==> inputs of exp/willow <==
==> flow/design.v <==
/*verilator lint_off MULTITOP*/
module num_rpad #(
    parameter int IN_WIDTH  = 32,
    parameter int OUT_WIDTH = 32
) (
    input  logic [ IN_WIDTH-1:0] in,
    output logic [OUT_WIDTH-1:0] out
);
  localparam int EXTEND = OUT_WIDTH - IN_WIDTH;
  assign out = {in, {EXTEND{1'b0}}};
endmodule
module num_sneg #(
    parameter int WIDTH = 32
) (
    input  logic signed [WIDTH-1:0] in,
    output logic signed [WIDTH-1:0] out
);
  assign out = -in;
endmodule
module num_sabs #(
    parameter int WIDTH = 32
) (
    input  logic signed [WIDTH-1:0] in,
    output logic signed [WIDTH-1:0] out
);
  assign out = in[WIDTH-1] ? -in : in;
endmodule
module num_min #(
    parameter int WIDTH = 32
) (
    input  logic [WIDTH-1:0] left,
    input  logic [WIDTH-1:0] right,
    output logic [WIDTH-1:0] out
);
  assign out = (left < right) ? left : right;
endmodule
module num_max #(
    parameter int WIDTH = 32
) (
    input  logic [WIDTH-1:0] left,
    input  logic [WIDTH-1:0] right,
    output logic [WIDTH-1:0] out
);
  assign out = (left > right) ? left : right;
endmodule
module num_smin #(
    parameter int WIDTH = 32
) (
    input  logic signed [WIDTH-1:0] left,
    input  logic signed [WIDTH-1:0] right,
    output logic signed [WIDTH-1:0] out
);
  assign out = (left < right) ? left : right;
endmodule
module num_smax #(
    parameter int WIDTH = 32
) (
    input  logic signed [WIDTH-1:0] left,
    input  logic signed [WIDTH-1:0] right,
    output logic signed [WIDTH-1:0] out
);
  assign out = (left > right) ? left : right;
endmodule
module num_ssignbit #(
    parameter int WIDTH = 32
) (
    input logic signed [WIDTH-1:0] in,
    output logic out
);
  assign out = in[WIDTH-1];
endmodule
module num_sadd #(
    parameter int LEFT_WIDTH = 32,
    parameter int LEFT_LSB = 0,
    parameter int RIGHT_WIDTH = 32,
    parameter int RIGHT_LSB = 0,
    parameter int OUT_WIDTH = 33
) (
    input  logic signed [ LEFT_WIDTH-1:0] left,
    input  logic signed [RIGHT_WIDTH-1:0] right,
    output logic signed [  OUT_WIDTH-1:0] out
);
  logic signed [  LEFT_LSB+LEFT_WIDTH-1:0] left_aligned;
  logic signed [RIGHT_LSB+RIGHT_WIDTH-1:0] right_aligned;
  assign left_aligned = {left, {LEFT_LSB{1'b0}}};
  assign right_aligned = {right, {RIGHT_LSB{1'b0}}};
  assign out = left_aligned + right_aligned;
endmodule
module num_smul #(
    parameter int LEFT_WIDTH = 32,
    parameter int RIGHT_WIDTH = 32,
    parameter int OUT_WIDTH = 64,
    parameter int OUT_LSB = 0
) (
    input  logic signed [ LEFT_WIDTH-1:0] left,
    input  logic signed [RIGHT_WIDTH-1:0] right,
    input  logic                          go,
    input  logic                          reset,
    input  logic                          clk,
    output logic signed [  OUT_WIDTH-1:0] out,
    output logic                          done
);
  logic [1:0] done_buffer;
  assign done = done_buffer[1];
  logic signed [       LEFT_WIDTH-1:0] left_tmp;
  logic signed [      RIGHT_WIDTH-1:0] right_tmp;
  logic signed [OUT_LSB+OUT_WIDTH-1:0] out_tmp;
  assign out = out_tmp[OUT_LSB+OUT_WIDTH-1:OUT_LSB];
  always_ff @(posedge clk) begin
    if (go) begin
      done_buffer[0] <= 1;
      done_buffer[1] <= done_buffer[0];
    end else begin
      done_buffer <= 0;
    end
  end
  always_ff @(posedge clk) begin
    if (!reset && go) begin
      left_tmp  <= left;
      right_tmp <= right;
    end else begin
      left_tmp  <= 0;
      right_tmp <= 0;
    end
  end
  always_ff @(posedge clk) begin
    if (reset) begin
      out_tmp <= 0;
    end else if (go) begin
      out_tmp <= left_tmp * right_tmp;
    end else begin
      out_tmp <= out_tmp;
    end
  end
endmodule
module smul_q31 (
    input  logic        clk,
    input  logic        reset,
    input  logic        go,
    input  logic [31:0] left,
    input  logic [31:0] right,
    output logic [31:0] out,
    output logic        done
);
  num_smul #(
      .LEFT_WIDTH (32),
      .RIGHT_WIDTH(32),
      .OUT_WIDTH  (32),
      .OUT_LSB    (31)
  ) mul (
      .left (left),
      .right(right),
      .go   (go),
      .reset(reset),
      .clk  (clk),
      .out  (out),
      .done (done)
  );
endmodule
==> flow/run.sh <==
#!/bin/bash
# the make line also repeats each setting of config.mk as NAME=value (left out here)
make -C /OpenROAD-flow-scripts/flow DESIGN_CONFIG=/design/flow/config.mk WORK_HOME=/design/flow/orfs CLKGATE_MAP_FILE= finish
==> flow/config.mk <==
export PLATFORM = sky130hd
export DESIGN_NAME = smul_q31
export DESIGN_NICKNAME = smul_q31
export VERILOG_FILES = /design/flow/design.v
export SDC_FILE = /design/flow/constraint.sdc
export NUM_CORES = 4
export LEC_CHECK = 0
export CAP_MARGIN = 40
export CORE_ASPECT_RATIO = 0.5
export CORE_MARGIN = 2
export CORE_UTILIZATION = 72
export CTS_CLUSTER_DIAMETER = 373
export CTS_CLUSTER_SIZE = 95
export SETUP_SLACK_MARGIN = 0.74
export SLEW_MARGIN = 20
export TNS_END_PERCENT = 10
==> flow/constraint.sdc <==
create_clock -name core_clock -period 5.67 [get_ports {clk}]
set_input_delay 1.1340 -clock core_clock [delete_from_list [all_inputs] [get_ports {clk}]]
set_output_delay 1.1340 -clock core_clock [all_outputs]
set_load 0.01 [all_outputs]
==> exp/lagoon (differences from exp/willow) <==
- CAP_MARGIN: 40 -> 20
- CORE_ASPECT_RATIO: 0.5 -> unset
- CORE_UTILIZATION: 72 -> 40
- CTS_CLUSTER_DIAMETER: 373 -> unset
- CTS_CLUSTER_SIZE: 95 -> unset
- GPL_ROUTABILITY_DRIVEN: unset -> 0
- SETUP_SLACK_MARGIN: 0.74 -> unset
- TNS_END_PERCENT: 10 -> 55
==> flow/constraint.sdc (replaced) <==
create_clock -name core_clock -period 10.5 [get_ports {clk}]
set_input_delay 2.1000 -clock core_clock [delete_from_list [all_inputs] [get_ports {clk}]]
set_output_delay 2.1000 -clock core_clock [all_outputs]
set_load 0.01 [all_outputs]
==> exp/nickel (differences from exp/willow) <==
- ABC_AREA: unset -> 1
- CAP_MARGIN: 40 -> 20
- CTS_CLUSTER_DIAMETER: 373 -> 372
- CTS_CLUSTER_SIZE: 95 -> 99
- PLACE_DENSITY: unset -> 0.39
- SETUP_SLACK_MARGIN: 0.74 -> unset
- TNS_END_PERCENT: 10 -> 15
==> qor summary <==
	exp/lagoon	exp/willow	exp/nickel
Result of the run	finished clean	failed layout checks	stopped before the end
Last stage reached	-	-	global routing (5_1_grt)
Violated checks	-	negative setup slack	-
Arrival time worst endpoint	9.21 ns	7.89 ns	-
Worst setup startpoint	mul.right_tmp[6]	mul.left_tmp[31]	-
Reported leakage power	20.33 nW	22.59 nW	-
Most used standard cell by instance count after synthesis	sky130_fd_sc_hd__fa_1	sky130_fd_sc_hd__fa_1	sky130_fd_sc_hd__inv_1
Layout Cell Area excl Fill	41030 sq um	44750 sq um	-
Floorplan net count	5347	5347	6612
Path depth of the worst reg2reg path	24	24	-
Flop count	98	98	-
Dpl hpwl	85.23 mm	85.20 mm	122.8 mm
Clock tree from TritonCTS	yes	yes	-
Initial detailed-routing violation count	1543	2214	-
Non-clk bufs	167	550	-
Fp_density	40.40%	73.46%	73.37%
Combined area of the multi-input logic cells	32050 sq um	32540 sq um	-
Cell area after technology mapping	38450 sq um	38450 sq um	40990 sq um
Hold path cells	1	1	-
Setup crit start kind	register	register	-
Proportion of cell area occupied by registers	4.824%	4.485%	-
Post-layout instance count excluding filler cells	5263	5085	-
Post-synthesis chip area from yosys	38450 sq um	38450 sq um	40990 sq um
Post-route DRC violation count	0	0	-
Area used by sequential logic in the layout	1979 sq um	2007 sq um	-
Min-delay src	mul.done_buffer[0]	mul.done_buffer[0]	-
Highest-power group	combinational cells	combinational cells	-
Number of failing setup endpoints in the final timing report	0	32	-
No activity file was given, so power comes from the tool's default toggle rates.
